==> 01-26: inputs <==
Design division_float_32, start of the top module:
module division_float_32(clock, start, operand1, operand2, result, finish, illegal);
make LEC_CHECK=0 CAP_MARGIN=20 CORE_ASPECT_RATIO=0.71 CORE_MARGIN=2 CORE_UTILIZATION=58 CTS_CLUSTER_SIZE=37 HOLD_SLACK_MARGIN=0.29 PLACE_DENSITY_LB_ADDON=0.03 SETUP_SLACK_MARGIN=0.86 SLEW_MARGIN=20 TNS_END_PERCENT=15 finish   # period 2.94 ns
run.sh (not shown) runs the stock make flow with config.mk's settings and CLKGATE_MAP_FILE=.
==> 06-10: changes against 01-26 <==
Settings changed: ABC_AREA set to 0, CAP_MARGIN 20 to 5, CELL_PAD_IN_SITES_DETAIL_PLACEMENT set to 0, CORE_ASPECT_RATIO 0.71 to 0.89, CORE_UTILIZATION 58 to 63, CTS_CLUSTER_SIZE 37 to unset, HOLD_SLACK_MARGIN 0.29 to unset, MAX_ROUTING_LAYER set to met5, PLACE_DENSITY set to 0.57, PLACE_DENSITY_LB_ADDON 0.03 to unset, SETUP_SLACK_MARGIN 0.86 to unset, TNS_END_PERCENT 15 to 5.
==> flow/constraint.sdc (replaced) <==
create_clock -name core_clock -period 5.57 [get_ports {clock}]
set_input_delay 1.1140 -clock core_clock [delete_from_list [all_inputs] [get_ports {clock}]]
set_output_delay 1.1140 -clock core_clock [all_outputs]
set_load 0.01 [all_outputs]
==> 09-17: changes against 01-26 <==
Settings changed: CORE_ASPECT_RATIO 0.71 to unset, CORE_UTILIZATION 58 to 33, CTS_CLUSTER_SIZE 37 to unset, HOLD_SLACK_MARGIN 0.29 to unset, PLACE_DENSITY_LB_ADDON 0.03 to unset, SETUP_SLACK_MARGIN 0.86 to unset, TNS_END_PERCENT 15 to unset.
==> flow/constraint.sdc (replaced) <==
create_clock -name core_clock -period 5.05 [get_ports {clock}]
set_input_delay 1.0100 -clock core_clock [delete_from_list [all_inputs] [get_ports {clock}]]
set_output_delay 1.0100 -clock core_clock [all_outputs]
set_load 0.01 [all_outputs]
==> 05-09: changes against 01-26 <==
Settings changed: ABC_AREA set to 0, CELL_PAD_IN_SITES_DETAIL_PLACEMENT set to 0, CORE_ASPECT_RATIO 0.71 to 0.89, CORE_MARGIN 2 to 3, CORE_UTILIZATION 58 to 67, CTS_CLUSTER_SIZE 37 to 24, HOLD_SLACK_MARGIN 0.29 to unset, MAX_ROUTING_LAYER set to met5, PLACE_DENSITY_LB_ADDON 0.03 to unset, SETUP_SLACK_MARGIN 0.86 to unset, TNS_END_PERCENT 15 to 50.
==> flow/constraint.sdc (replaced) <==
create_clock -name core_clock -period 5.14 [get_ports {clock}]
set_input_delay 1.0280 -clock core_clock [delete_from_list [all_inputs] [get_ports {clock}]]
set_output_delay 1.0280 -clock core_clock [all_outputs]
set_load 0.01 [all_outputs]
==> impl_metrics.toml <==
# synthesis and place-and-route metrics
[run_status]
outcome = "timing/DRC/antenna clean"

[placement]
finalWeightedCongestion = 0.950
post-dp-hpwl_mm = 50.3
place_inst = 3814
dpl-instance-area_mm2 = 0.0249

[clock_tree]
htree_levels = 2
ctsResizeCount = 0

[die]
die_area_mm2 = 0.0650
core_area_mm2 = 0.0619
rows = 91
core_util_floorplan_pct = 33.5
die_w_um = 255
die_y_um = 255

[global_route]
grt_overflow = 0
grtUsageMet2_pct = 32.2
met1_usage_pct = 26.2
gr-usage-all-layers_pct = 19.4
That was 09-17.
==> impl_metrics.toml <==
# flow metrics
[global_route]
grtUsageMet2_pct = 93.5
met1_usage_pct = 75.9
gr-usage-all-layers_pct = 77.8

[die]
core_util_floorplan_pct = 58.8
die_area_mm2 = 0.0374
core_area_mm2 = 0.0353
rows = 58

[placement]
dpl-instance-area_mm2 = 0.0285

[clock_tree]
ctsResizeCount = 354
htree_levels = 1

[run_status]
haltStage = "global routing (5_1_grt)"
outcome = "aborted with a tool error"
stop_error = "[ERROR GRT-0232] Routing congestion too high. Check the congestion heatmap in the GUI."
That was 01-26.
==> impl_metrics.toml <==
# synthesis and place-and-route metrics
[placement]
post-dp-hpwl_mm = 47.1
finalWeightedCongestion = 1.02
dpl-instance-area_mm2 = 0.0227
place_inst = 3168

[die]
core_area_mm2 = 0.0304
die_area_mm2 = 0.0332
core_util_floorplan_pct = 68.3
die_y_um = 172
die_w_um = 193

[run_status]
outcome = "timing/DRC/antenna clean"

[global_route]
met1_usage_pct = 49.2
grtUsageMet2_pct = 58.4
gr-usage-all-layers_pct = 36.4
grt_overflow = 0

[clock_tree]
htree_levels = 1
clock_sinks = 254
ctsResizeCount = 0
That was 05-09.
==> impl_metrics.toml <==
# synthesis and place-and-route metrics
[die]
die_w_um = 196
rows = 62
die_y_um = 175
die_area_mm2 = 0.0344
core_area_mm2 = 0.0323

[placement]
dpl-instance-area_mm2 = 0.0224
finalWeightedCongestion = 0.961
place_inst = 3127

[clock_tree]
htree_levels = 1
ctsResizeCount = 0
cts_tree = "yes"

[run_status]
outcome = "timing/DRC/antenna clean"

[global_route]
grtUsageMet2_pct = 55.7
grt_overflow = 0
met1_usage_pct = 49.9
gr-usage-all-layers_pct = 34.7

[critical_path]
startpoint_type = "primary input"
That was 06-10.

========
==> inputs of job 3042 <==
==> flow/design.v <==
`timescale 1ns / 1ps
module division_float_32(clock, start, operand1, operand2, result, finish, illegal);
	input clock;  
	input start;  
	input [31:0] operand1, operand2;  
	output reg [31:0] result;  
	output reg finish;  
	output illegal;  
	reg [7:0] exponent;
	reg [23:0] significand1, significand2;
	reg [95:0] temp_operand1, temp_operand2;  
	reg [95:0] sub_result;
	reg [5:0] step;  
	always @(posedge clock) begin  
		if(start) begin
			significand1 = {1'b1, operand1[22:0]};
			significand2 = {1'b1, operand2[22:0]};
			temp_operand1 = {significand1, 24'b0};  
			temp_operand2 = {significand2, 48'b0};  
			finish = 0;
			step = 0;
		end
		if(step == 48) begin  
			sub_result = temp_operand1;  
			exponent = 127 + operand1[30:23] - operand2[30:23];
			if(sub_result[72:48] * 2 > significand2) begin
				sub_result = sub_result + 1;
			end
			if(sub_result[24]) begin
				result[22:0] = sub_result[23:1];
			end else begin
				exponent = exponent - 1;
				result[22:0] = sub_result[22:0];
			end
			if((127 + operand1[30:23]) < operand2[30:23]) begin
				exponent = 0;
			end
			result[31] = operand1[31] ^ operand2[31];
			result[30:23] = exponent;
			if(operand1 == 0) result = 0;
			finish = 1;
		end else begin  
			temp_operand1 = temp_operand1 << 1;  
			if (temp_operand1 >= temp_operand2) temp_operand1 = temp_operand1 - temp_operand2 + 1;
			step = step + 1;  
		end
	end
	assign illegal = (operand2 == 0) ? 1 : 0;  
endmodule
==> flow/run.sh <==
#!/bin/bash
# the make line also repeats each setting of config.mk as NAME=value (left out here)
make -C /OpenROAD-flow-scripts/flow DESIGN_CONFIG=/design/flow/config.mk WORK_HOME=/design/flow/orfs CLKGATE_MAP_FILE= finish
==> flow/config.mk <==
export PLATFORM = sky130hd
export DESIGN_NAME = division_float_32
export DESIGN_NICKNAME = division_float_32
export VERILOG_FILES = /design/flow/design.v
export SDC_FILE = /design/flow/constraint.sdc
export NUM_CORES = 4
export LEC_CHECK = 0
export ABC_AREA = 0
export CAP_MARGIN = 15
export CELL_PAD_IN_SITES_DETAIL_PLACEMENT = 0
export CELL_PAD_IN_SITES_GLOBAL_PLACEMENT = 0
export CORE_ASPECT_RATIO = 0.56
export CORE_MARGIN = 5
export CORE_UTILIZATION = 17
export CTS_CLUSTER_SIZE = 25
export GPL_ROUTABILITY_DRIVEN = 0
export GPL_TIMING_DRIVEN = 0
export MAX_ROUTING_LAYER = met5
export PLACE_DENSITY_LB_ADDON = 0.08
export SLEW_MARGIN = 20
export TNS_END_PERCENT = 50
==> flow/constraint.sdc <==
create_clock -name core_clock -period 8.64 [get_ports {clock}]
set_input_delay 1.7280 -clock core_clock [delete_from_list [all_inputs] [get_ports {clock}]]
set_output_delay 1.7280 -clock core_clock [all_outputs]
set_load 0.01 [all_outputs]
==> job 5565 (differences from job 3042) <==
- CAP_MARGIN: 15 -> 20
- CELL_PAD_IN_SITES_GLOBAL_PLACEMENT: 0 -> default
- CORE_ASPECT_RATIO: 0.56 -> 0.89
- CORE_MARGIN: 5 -> 2
- CORE_UTILIZATION: 17 -> 72
- CTS_CLUSTER_SIZE: 25 -> 52
- GPL_ROUTABILITY_DRIVEN: 0 -> default
- GPL_TIMING_DRIVEN: 0 -> default
- PLACE_DENSITY: default -> 0.65
- PLACE_DENSITY_LB_ADDON: 0.08 -> default
==> flow/constraint.sdc (replaced) <==
create_clock -name core_clock -period 6.83 [get_ports {clock}]
set_input_delay 1.3660 -clock core_clock [delete_from_list [all_inputs] [get_ports {clock}]]
set_output_delay 1.3660 -clock core_clock [all_outputs]
set_load 0.01 [all_outputs]
==> qor summary <==
All-Layer GR Usage: job 3042 0.1546; job 5565 0.4022
Total net switching power: job 3042 4.834 mW; job 5565 5.023 mW
Critical Path Stages: job 3042 19; job 5565 16
First-pass iteration count of the detailed router: job 3042 5; job 5565 6
Sequential power share: job 3042 0.178; job 5565 0.205
Critical path fanouts, max: job 3042 11; job 5565 126
Seq. pwr: job 3042 1.67 mW; job 5565 2.15 mW
Standard cell area after detailed placement: job 3042 23910 µm²; job 5565 21950 µm²
Antenna diode count: job 3042 6; job 5565 0
Crit Reg-Reg Endpoint: job 3042 temp_operand1[68]; job 5565 temp_operand1[89]
Result of the run: job 3042 timing/DRC/antenna clean; job 5565 timing/DRC/antenna clean
Dpl cells: job 3042 4379; job 5565 3037
Slowest CP cell: job 3042 sky130_fd_sc_hd__nor4b_1; job 5565 sky130_fd_sc_hd__nor4bb_1
Routed metal-1 wirelength: job 3042 59420 µm; job 5565 25100 µm
Filler Cell Count: job 3042 13600; job 5565 1891
Data required time of the critical path: job 3042 9100 ps; job 5565 7280 ps
Clock power frac: job 3042 0.164; job 5565 0.155
GR Layer Usage met3: job 3042 0.03107; job 5565 0.07051

========
==> run a: inputs <==
RTL: the design.v shown in full above, as it stands there.
Settings: LEC_CHECK=0, CAP_MARGIN=20, CORE_MARGIN=2, CORE_UTILIZATION=40, SLEW_MARGIN=20; clock period 5.5 ns.
==> run b (differences from run a) <==
--- a/flow/config.mk
+++ b/flow/config.mk
@@ -8,4 +8,6 @@
 export CAP_MARGIN = 20
 export CORE_MARGIN = 2
-export CORE_UTILIZATION = 40
+export CORE_UTILIZATION = 61
+export HOLD_SLACK_MARGIN = 0.29
+export SETUP_SLACK_MARGIN = 0.86
 export SLEW_MARGIN = 20
==> flow/constraint.sdc (replaced) <==
create_clock -name core_clock -period 2.94 [get_ports {clock}]
set_input_delay 0.5880 -clock core_clock [delete_from_list [all_inputs] [get_ports {clock}]]
set_output_delay 0.5880 -clock core_clock [all_outputs]
set_load 0.01 [all_outputs]
==> run c (differences from run a) <==
--- a/flow/config.mk
+++ b/flow/config.mk
@@ -6,6 +6,14 @@
 export NUM_CORES = 4
 export LEC_CHECK = 0
-export CAP_MARGIN = 20
+export CAP_MARGIN = 0
+export CELL_PAD_IN_SITES_DETAIL_PLACEMENT = 1
+export CORE_ASPECT_RATIO = 1.13
 export CORE_MARGIN = 2
 export CORE_UTILIZATION = 40
+export CTS_CLUSTER_DIAMETER = 200
+export GPL_TIMING_DRIVEN = 0
+export MAX_ROUTING_LAYER = met4
+export MIN_ROUTING_LAYER = met2
+export PLACE_DENSITY = 0.75
 export SLEW_MARGIN = 20
+export TNS_END_PERCENT = 45
==> flow/constraint.sdc (replaced) <==
create_clock -name core_clock -period 3.57 [get_ports {clock}]
set_input_delay 0.7140 -clock core_clock [delete_from_list [all_inputs] [get_ports {clock}]]
set_output_delay 0.7140 -clock core_clock [all_outputs]
set_load 0.01 [all_outputs]
==> comparison table <==
Worst slack, placed: run a 73.70 ps; run c -2864 ps; run b -1712 ps
Number of gates resized after cts: run a 0; run c 640; run b 258
Cts bufs inserted: run a 31; run c 30; run b 29
Cell Count Post-Placement: run a 3421; run c 3432; run b 3931
Setup repair bufs after CTS: run a 0; run c 156; run b 48
Initial core utilization: run a 40.49%; run c 40.57%; run b 61.94%
Status: run a complete, no violations; run c did not finish; run b did not finish
Stage where the flow stopped: run a -; run c 5_1_grt; run b 5_1_grt
I/O Buffers: run a 99; run c 98; run b 99
Core Region: run a 51300 sq um; run c 51200 sq um; run b 33530 sq um
Die Outline Area: run a 53770 sq um; run c 53770 sq um; run b 35540 sq um
Std cell rows: run a 83; run c 88; run b 67
Die height: run a 231.9 microns; run c 246.2 microns; run b 188.5 microns
Die X-Extent: run a 231.9 microns; run c 218.4 microns; run b 188.5 microns
Total placed instance area: run a 22880 sq um; run c 23180 sq um; run b 28740 sq um
RD Place Congestion: run a 0.9430; run c 1.070; run b 0.9458
Final HPWL from detailed placement: run a 48.79 mm; run c 68.70 mm; run b 60.28 mm

========
==> inputs of run D <==
Starts from the design.v that is shown in full above.
make LEC_CHECK=0 ABC_AREA=1 CAP_MARGIN=30 CELL_PAD_IN_SITES_GLOBAL_PLACEMENT=3 CORE_MARGIN=2 CORE_UTILIZATION=48 CTS_CLUSTER_DIAMETER=202 MAX_ROUTING_LAYER=met4 MIN_ROUTING_LAYER=met2 SETUP_SLACK_MARGIN=1.48 SLEW_MARGIN=20 finish   # period 5.5 ns
==> run Z: changes against run D <==
ABC_AREA = 0   (was 1)
CAP_MARGIN = 20   (was 30)
CELL_PAD_IN_SITES_DETAIL_PLACEMENT = 0   (was unset)
CELL_PAD_IN_SITES_GLOBAL_PLACEMENT = unset   (was 3)
CORE_ASPECT_RATIO = 0.89   (was unset)
CORE_MARGIN = 3   (was 2)
CORE_UTILIZATION = 67   (was 48)
CTS_CLUSTER_DIAMETER = 359   (was 202)
CTS_CLUSTER_SIZE = 24   (was unset)
MAX_ROUTING_LAYER = met5   (was met4)
MIN_ROUTING_LAYER = unset   (was met2)
SETUP_SLACK_MARGIN = unset   (was 1.48)
TNS_END_PERCENT = 5   (was unset)
==> flow/constraint.sdc (replaced) <==
create_clock -name core_clock -period 4.01 [get_ports {clock}]
set_input_delay 0.8020 -clock core_clock [delete_from_list [all_inputs] [get_ports {clock}]]
set_output_delay 0.8020 -clock core_clock [all_outputs]
set_load 0.01 [all_outputs]
==> results <==
metric	run Z	run D
Run status	aborted with a tool error	aborted with a tool error
Failing step	global routing (5_1_grt)	global placement without I/O (3_1_place_gp_skip_io)
Synthesized-area fraction occupied by and/or/nand/nor cells	21.19%	37.88%
Seq share, synth	26.02%	21.99%
Site Rows	60	82
Fraction of synthesized cell area in xor and xnor cells	5.692%	3.207%
Synth Area per Inst	7.815 um2	5.813 um2
Number of instances in the synthesized netlist	2658	4228
Number of distinct library cells after synthesis	102	37
Top area contributor share	21.40%	23.75%
Starting density of the core	68.32%	48.79%
Post-synthesis share of cell area spent on and-or and or-and gates	20.96%	7.738%
Die Y	172.1 um	230.3 um
Number of cells in the yosys synthesis report	2658	4228
Mux area share	2.596%	0.08145%
Post-Synth Adder-Cell Area	16.59%	13.98%
Chip Area	0.03315 mm2	0.05303 mm2
Netlist area before placement	0.02077 mm2	0.02458 mm2
Core area	0.03040 mm2	0.05038 mm2
Yosys Chip Area	0.02077 mm2	0.02458 mm2

========
==> run H <==
RTL: the design.v shown in full above, as it stands there.
Settings: LEC_CHECK=0, CAP_MARGIN=20, CORE_MARGIN=2, CORE_UTILIZATION=66, CTS_CLUSTER_SIZE=62, SLEW_MARGIN=20; clock period 4.07 ns.
==> run G (differences from run H) <==
Settings changed: ABC_AREA from default to 0, CELL_PAD_IN_SITES_DETAIL_PLACEMENT from default to 0, CORE_ASPECT_RATIO from default to 0.89, CORE_UTILIZATION 66 to 70, CTS_CLUSTER_SIZE 62 to default, MAX_ROUTING_LAYER from default to met5, SETUP_SLACK_MARGIN from default to 0.61, TNS_END_PERCENT from default to 50.
==> flow/constraint.sdc (replaced) <==
create_clock -name core_clock -period 4.85 [get_ports {clock}]
set_input_delay 0.9700 -clock core_clock [delete_from_list [all_inputs] [get_ports {clock}]]
set_output_delay 0.9700 -clock core_clock [all_outputs]
set_load 0.01 [all_outputs]
==> run M (differences from run H) <==
Settings changed: ABC_AREA from default to 1, CORE_UTILIZATION 66 to 40, CTS_CLUSTER_DIAMETER from default to 202, CTS_CLUSTER_SIZE 62 to default, SETUP_SLACK_MARGIN from default to 1.48.
==> flow/constraint.sdc (replaced) <==
create_clock -name core_clock -period 5.5 [get_ports {clock}]
set_input_delay 1.1000 -clock core_clock [delete_from_list [all_inputs] [get_ports {clock}]]
set_output_delay 1.1000 -clock core_clock [all_outputs]
set_load 0.01 [all_outputs]
==> run F (differences from run H) <==
Settings changed: ABC_AREA from default to 0, CELL_PAD_IN_SITES_DETAIL_PLACEMENT from default to 0, CORE_ASPECT_RATIO from default to 0.89, CORE_UTILIZATION 66 to 69, CTS_CLUSTER_SIZE 62 to default, MAX_ROUTING_LAYER from default to met5, PLACE_DENSITY from default to 0.64, TNS_END_PERCENT from default to 100.
==> flow/constraint.sdc (replaced) <==
create_clock -name core_clock -period 6.83 [get_ports {clock}]
set_input_delay 1.3660 -clock core_clock [delete_from_list [all_inputs] [get_ports {clock}]]
set_output_delay 1.3660 -clock core_clock [all_outputs]
set_load 0.01 [all_outputs]
==> qor summary <==
Run status: run H did not finish; run G finished clean; run F finished clean; run M finished clean
Failing step: run H 5_1_grt; run G -; run F -; run M -
Reg area: run H -; run G 5410 µm²; run F 5410 µm²; run M 5410 µm²
Detail Route met3 WL: run H -; run G 14400 µm; run F 5780 µm; run M 4590 µm
Post-CTS clock slew at the launch and capture registers of the worst setup and hold paths: run H -; run G 70 ps; run F 60 ps; run M 60 ps
Vertical die dimension: run H 181 µm; run G 167 µm; run F 168 µm; run M 252 µm
Post-synth area from yosys stat: run H 20800 µm²; run G 20800 µm²; run F 20800 µm²; run M 24600 µm²
Uppermost signal routing layer after detailed routing: run H -; run G met5; run F met4; run M met4
First drt pass iteration count: run H -; run G 17; run F 6; run M 5
Instance count along the most critical hold path: run H -; run G 2; run F 1; run M 2
Endpoint of the worst register-to-register path: run H -; run G temp_operand1[65]$_DFF_P_; run F temp_operand1[89]$_DFF_P_; run M temp_operand1[24]$_DFF_P_
Non-clock buffer instance count of the final layout: run H -; run G 478; run F 124; run M 179
Setup slack of the most critical reg-to-reg path: run H -; run G 490 ps; run F 2160 ps; run M 2240 ps
Die x size: run H 181 µm; run G 187 µm; run F 188 µm; run M 252 µm
Class of the worst hold path: run H -; run G register to register; run F register to register; run M register to register
Top class by area: run H -; run G multi-input combinational cells; run F multi-input combinational cells; run M multi-input combinational cells
Share of power burned in registers: run H -; run G 17.0%; run F 20.6%; run M 16.4%
Cell count listed in synth_stat.txt: run H 2658; run G 2658; run F 2658; run M 4228
Compound-gate portion of the synthesized area: run H 21.0%; run G 21.0%; run F 21.0%; run M 7.74%
Total die size: run H 32900 µm²; run G 31100 µm²; run F 31500 µm²; run M 63400 µm²
Met2 wire length: run H -; run G 36400 µm; run F 26600 µm; run M 42600 µm
No activity file was given, so power comes from the tool's default toggle rates.
